==> inputs of run a <==
## riscv
module riscv #(
    parameter logic[31:0] BootVector = 32'h0000_0000
)(
    input logic clk,
    input logic reset,
    output logic halted,
    input logic unhalt,
    output logic[31:0] i_addr,
    input logic[31:0] i_data,
    output logic[31:0] d_addr,
    output logic[31:0] d_wdata,
    output logic[3:0] d_wstrb,
    input logic[31:0] d_rdata
);
Settings: LEC_CHECK=0, CAP_MARGIN=20, CELL_PAD_IN_SITES_GLOBAL_PLACEMENT=3, CORE_MARGIN=10, CORE_UTILIZATION=32, GPL_TIMING_DRIVEN=0, MAX_ROUTING_LAYER=met4, SLEW_MARGIN=20; clock period 7.5 ns.
run.sh (not shown) runs the stock make flow with config.mk's settings and CLKGATE_MAP_FILE=.
==> run b (differences from run a) <==
Settings changed: CELL_PAD_IN_SITES_GLOBAL_PLACEMENT 3 to default, CORE_MARGIN 10 to 2, CORE_UTILIZATION 32 to 71, CTS_CLUSTER_SIZE from default to 36, GPL_TIMING_DRIVEN 0 to default, MAX_ROUTING_LAYER met4 to default, SETUP_SLACK_MARGIN from default to 1.74.
==> flow/constraint.sdc (replaced) <==
create_clock -name core_clock -period 5.95 [get_ports {clk}]
set_input_delay 1.1900 -clock core_clock [delete_from_list [all_inputs] [get_ports {clk}]]
set_output_delay 1.1900 -clock core_clock [all_outputs]
set_load 0.01 [all_outputs]
==> run c (differences from run a) <==
Settings changed: CELL_PAD_IN_SITES_GLOBAL_PLACEMENT 3 to default, CORE_MARGIN 10 to 2, CORE_UTILIZATION 32 to 59, CTS_CLUSTER_DIAMETER from default to 27, GPL_TIMING_DRIVEN 0 to default, MAX_ROUTING_LAYER met4 to default, SETUP_SLACK_MARGIN from default to 1.25, TNS_END_PERCENT from default to 5.
==> flow/constraint.sdc (replaced) <==
create_clock -name core_clock -period 5.29 [get_ports {clk}]
set_input_delay 1.0580 -clock core_clock [delete_from_list [all_inputs] [get_ports {clk}]]
set_output_delay 1.0580 -clock core_clock [all_outputs]
set_load 0.01 [all_outputs]
==> qor summary <==
metric	run a	run c	run b
Status	no timing/DRC/antenna violations	complete, but fails checks	stopped before the end
Last stage reached	-	-	global routing
Reasons for failing layout checks	-	max-capacitance violations, max-slew violations, negative setup slack	-
Internal reg-to-reg setup slack	0.15 ns	-1.22 ns	-
Die outline height	514 microns	368 microns	336 microns
Number of ordinary and repair buffers in the finished layout	784	1,105	-
Layout overhead on the synthesized area	19.5%	29.6%	-
Diode insertion count for antenna repair	3	21	-
Number of combinational gates with multiple inputs	3,235	3,236	-
Max-slew violation count	0	4	-
Net count reported at finish	6,000	6,503	-
Worst Hold Depth	0	0	-
Period Utilization, post-route	98.0%	123%	-
Routed met3 length	19.6 mm	60.9 mm	-
Area of the core region	243,000 sq um	131,000 sq um	109,000 sq um
Tap cell count	3,202	1,755	-
Depth of the worst register-to-register path	26	26	-
Overall die area	265,000 sq um	136,000 sq um	113,000 sq um
Routed wl met2	186 mm	155 mm	-
Endpoints failing hold	0	0	-

---

==> try-amber: inputs <==
riscv again, from the RTL that the note above started with.
Settings: LEC_CHECK=0, CAP_MARGIN=20, CORE_MARGIN=2, CORE_UTILIZATION=68, CTS_CLUSTER_SIZE=14, MAX_ROUTING_LAYER=met4, SETUP_SLACK_MARGIN=-0.32, SLEW_MARGIN=20; clock period 5.11 ns.
==> try-cedar: changes against try-amber <==
- CORE_UTILIZATION: 68 -> 59
- CTS_CLUSTER_SIZE: 14 -> not set
- MAX_ROUTING_LAYER: met4 -> not set
- SETUP_SLACK_MARGIN: -0.32 -> 1.74
==> flow/constraint.sdc (replaced) <==
create_clock -name core_clock -period 6.93 [get_ports {clk}]
set_input_delay 1.3860 -clock core_clock [delete_from_list [all_inputs] [get_ports {clk}]]
set_output_delay 1.3860 -clock core_clock [all_outputs]
set_load 0.01 [all_outputs]
==> try-maple: changes against try-amber <==
- CORE_UTILIZATION: 68 -> 40
- CTS_CLUSTER_SIZE: 14 -> not set
- MAX_ROUTING_LAYER: met4 -> not set
- SETUP_SLACK_MARGIN: -0.32 -> not set
==> flow/constraint.sdc (replaced) <==
create_clock -name core_clock -period 10.0 [get_ports {clk}]
set_input_delay 2.0000 -clock core_clock [delete_from_list [all_inputs] [get_ports {clk}]]
set_output_delay 2.0000 -clock core_clock [all_outputs]
set_load 0.01 [all_outputs]
==> flow_summary_export.csv <==
group,metric,value,unit
placement,dpl.hpwl,240000,microns
placement,place_inst,7437,
die,fp_util,68.52,%
grt,use_met2,93.97,%
run_status,status,"did not finish",
die,die_w,343.2,microns
placement,pre_cts_slack,-1.219,ns
die,coreArea,114200,sq um
cts,cts_made_buffers,150,
run_status,stop_stage,"global routing (5_1_grt)",
run_status,error,"[ERROR GRT-0116] Global routing finished with congestion. Check the congestion regions in the DRC Viewer.",
placement,placed_area,87750,sq um
placement,place_congestion,1.121,
cts,cts_resized,77,
grt,grt.met1_usage,77.16,%
grt,grt_usage,77.26,%
# the run above: try-amber

==> flow_summary_export.csv <==
group,metric,value,unit
die,die_w,368.2,microns
final_timing,tns,0,ns
placement,dpl.hpwl,180900,microns
cts,cts_made_buffers,156,
yosys,ff_type,"edfxtp_1",
die,coreArea,131500,sq um
route,drt-initial-drc-count,9726,
run_status,status,"no timing/DRC/antenna violations",
grt,grt_usage,40.80,%
grt,grt.met1_usage,58.25,%
cts,cts_resized,122,
placement,place_inst,7128,
grt,use_met2,58.59,%
placement,placed_area,83500,sq um
placement,place_congestion,1.054,
# the run above: try-cedar

==> flow_summary_export.csv <==
group,metric,value,unit
cts,cts_max_path_buffers,3,
placement,pre_cts_slack,2.316,ns
placement,place_congestion,1.062,
yosys,ys_sh_mux,21.75,%
grt,grt.met1_usage,38.33,%
die,coreArea,194600,sq um
grt,use_met2,45.36,%
placement,place_inst,7718,
placement,dpl.hpwl,194600,microns
yosys,top_cells_by_count,"edfxtp_1 (1,399), mux4_2 (642), nor2_1 (398)",
grt,grt_usage,29.27,%
die,die_w,446.3,microns
run_status,status,"no timing/DRC/antenna violations",
placement,placed_area,82740,sq um
final_layout,sh_seq_area,49.82,%
cts,cts_made_buffers,157,
cts,cts_resized,0,
final_timing,skew,0.05522,ns
route,wl,293500,microns
# the run above: try-maple

